==> inputs of build 55 <==
## BreakoutControl
module BreakoutControl(clk_50, strt, rst, L, R, tick, color, pix_x, pix_y, ball_x, ball_y, pad_x, bricks, win, lose);
clock: 2.23 ns
lec_check: 0
cap_margin: 40
core_margin: 2
core_utilization: 72
cts_cluster_diameter: 229
cts_cluster_size: 86
gpl_routability_driven: 1
max_routing_layer: met5
place_density: 0.38
slew_margin: 20
run.sh (not shown) runs the stock make flow with config.mk's settings and CLKGATE_MAP_FILE=.
==> build 14: changes against build 55 <==
==> flow/config.mk (replaced) <==
export PLATFORM = sky130hd
export DESIGN_NAME = BreakoutControl
export DESIGN_NICKNAME = BreakoutControl
export VERILOG_FILES = /design/flow/design.v
export SDC_FILE = /design/flow/constraint.sdc
export NUM_CORES = 4
export LEC_CHECK = 0
export ABC_AREA = 1
export CAP_MARGIN = 20
export CORE_MARGIN = 2
export CORE_UTILIZATION = 72
export CTS_CLUSTER_DIAMETER = 91
export CTS_CLUSTER_SIZE = 25
export HOLD_SLACK_MARGIN = 0.28
export PLACE_DENSITY_LB_ADDON = 0.26
export SETUP_SLACK_MARGIN = 0.77
export SLEW_MARGIN = 20
==> flow/constraint.sdc (replaced) <==
create_clock -name core_clock -period 2.64 [get_ports {clk_50}]
set_input_delay 0.5280 -clock core_clock [delete_from_list [all_inputs] [get_ports {clk_50}]]
set_output_delay 0.5280 -clock core_clock [all_outputs]
set_load 0.01 [all_outputs]
==> summary of the runs <==
Build 14 never finished: it broke off in global routing (5_1_grt) on DPL-0038. Build 55 did not get past global routing (5_1_grt).
Against build 55, the die area of build 14 is larger by 6.0%.
Between build 55 and build 14, the lower synthesized cell count is in build 55 (gap 21%, measured against build 14).
Synthesized area: build 55 is lower than build 14 (5.8%).
==> figures <==
| quantity | build 14 | build 55 |
|---|---|---|
| Run status | stopped before the end | stopped before the end |
| Failing step | global routing (5_1_grt) | global routing (5_1_grt) |
| Post-CTS repair timing setup buffer count | 60 | 46 |
| Nets at Floorplan | 2711 | 2186 |
| Xor/xnor share | 4.35% | 5.60% |
| Vertical die size | 164 um | 159 um |
| FP Util | 73.1% | 73.7% |
| Routability congestion estimate from global placement | 1.06 | 1.08 |
| Mux cell area share | 0.0544% | 1.76% |
| Placed standard-cell area | 0.0208 mm^2 | 0.0212 mm^2 |
| Mean Syn Cell Area | 7.22 um^2 | 8.57 um^2 |

==> 02-25: inputs <==
BreakoutControl again, from the RTL that the note above started with.
Settings: LEC_CHECK=0, CAP_MARGIN=10, CORE_MARGIN=2, CORE_UTILIZATION=72, CTS_CLUSTER_SIZE=41, GPL_ROUTABILITY_DRIVEN=1, MAX_ROUTING_LAYER=met5, PLACE_DENSITY_LB_ADDON=0.0, SLEW_MARGIN=20; clock period 2.35 ns.
==> inputs of 08-14, as changes to 02-25 <==
CAP_MARGIN = 20   (was 10)
CORE_UTILIZATION = 54   (was 72)
CTS_CLUSTER_SIZE = unset   (was 41)
GPL_ROUTABILITY_DRIVEN = unset   (was 1)
MAX_ROUTING_LAYER = unset   (was met5)
PLACE_DENSITY_LB_ADDON = unset   (was 0.0)
==> flow/constraint.sdc (replaced) <==
create_clock -name core_clock -period 4.75 [get_ports {clk_50}]
set_input_delay 0.9500 -clock core_clock [delete_from_list [all_inputs] [get_ports {clk_50}]]
set_output_delay 0.9500 -clock core_clock [all_outputs]
set_load 0.01 [all_outputs]
==> inputs of 09-11, as changes to 02-25 <==
ABC_AREA = 1   (was unset)
CAP_MARGIN = 30   (was 10)
CORE_MARGIN = 7   (was 2)
CORE_UTILIZATION = 40   (was 72)
CTS_CLUSTER_SIZE = unset   (was 41)
GPL_ROUTABILITY_DRIVEN = unset   (was 1)
GPL_TIMING_DRIVEN = 0   (was unset)
MAX_ROUTING_LAYER = unset   (was met5)
MIN_ROUTING_LAYER = met2   (was unset)
PLACE_DENSITY_LB_ADDON = unset   (was 0.0)
TNS_END_PERCENT = 100   (was unset)
==> flow/constraint.sdc (replaced) <==
create_clock -name core_clock -period 6.76 [get_ports {clk_50}]
set_input_delay 1.3520 -clock core_clock [delete_from_list [all_inputs] [get_ports {clk_50}]]
set_output_delay 1.3520 -clock core_clock [all_outputs]
set_load 0.01 [all_outputs]
==> inputs of 04-28, as changes to 02-25 <==
ABC_AREA = 1   (was unset)
CAP_MARGIN = 20   (was 10)
CORE_UTILIZATION = 40   (was 72)
CTS_CLUSTER_SIZE = unset   (was 41)
GPL_ROUTABILITY_DRIVEN = unset   (was 1)
MAX_ROUTING_LAYER = unset   (was met5)
PLACE_DENSITY_LB_ADDON = unset   (was 0.0)
TNS_END_PERCENT = 30   (was unset)
==> flow/constraint.sdc (replaced) <==
create_clock -name core_clock -period 4.69 [get_ports {clk_50}]
set_input_delay 0.9380 -clock core_clock [delete_from_list [all_inputs] [get_ports {clk_50}]]
set_output_delay 0.9380 -clock core_clock [all_outputs]
set_load 0.01 [all_outputs]
==> comparison <==
- 08-14 completed with no timing, DRC or antenna violations. 09-11 went through all stages and came out clean. 04-28 finished clean. 02-25 ended with an error in 4_1_cts on DPL-0038.
- The highest cell count belongs to 09-11, the lowest to 08-14.
- The highest count of clock-buffer cells in the layout belongs to 09-11, the lowest to 08-14.
- Final area: 09-11 is higher than 04-28 (about 3%).
- Global-route usage: 04-28 < 08-14 < 09-11.
- Between 09-11 and 04-28, the lower routed wire length is in 04-28 (gap about 14%, measured against 04-28).
==> figures <==
Final setup violating endpoints: 02-25 -; 08-14 0; 04-28 0; 09-11 0
Clock buffer count: 02-25 -; 08-14 34; 04-28 37; 09-11 40
Status: 02-25 did not finish; 08-14 finished clean; 04-28 finished clean; 09-11 finished clean
Failing step: 02-25 4_1_cts; 08-14 -; 04-28 -; 09-11 -
Hold Worst Slack: 02-25 -; 08-14 0.458 ns; 04-28 0.335 ns; 09-11 0.437 ns
Number of cells produced by synthesis: 02-25 2025; 08-14 2025; 04-28 2550; 09-11 2550
Capturing instance or port of the critical path: 02-25 -; 08-14 dis.S[3]; 04-28 dis.S[6]; 09-11 dis.S[1]
Synth-to-Final Area Change: 02-25 -; 08-14 10.9%; 04-28 10.4%; 09-11 13.6%
Element type at the critical path start: 02-25 -; 08-14 flip-flop; 04-28 flip-flop; 09-11 flip-flop
Number of rows in the core area: 02-25 56; 08-14 65; 04-28 78; 09-11 78
PwrDens: 02-25 -; 08-14 504 nW/um2; 04-28 479 nW/um2; 09-11 337 nW/um2
Clock Latency Late Sink: 02-25 -; 08-14 0.56 ns; 04-28 0.60 ns; 09-11 0.61 ns
Power and IR drop assume default switching activity.
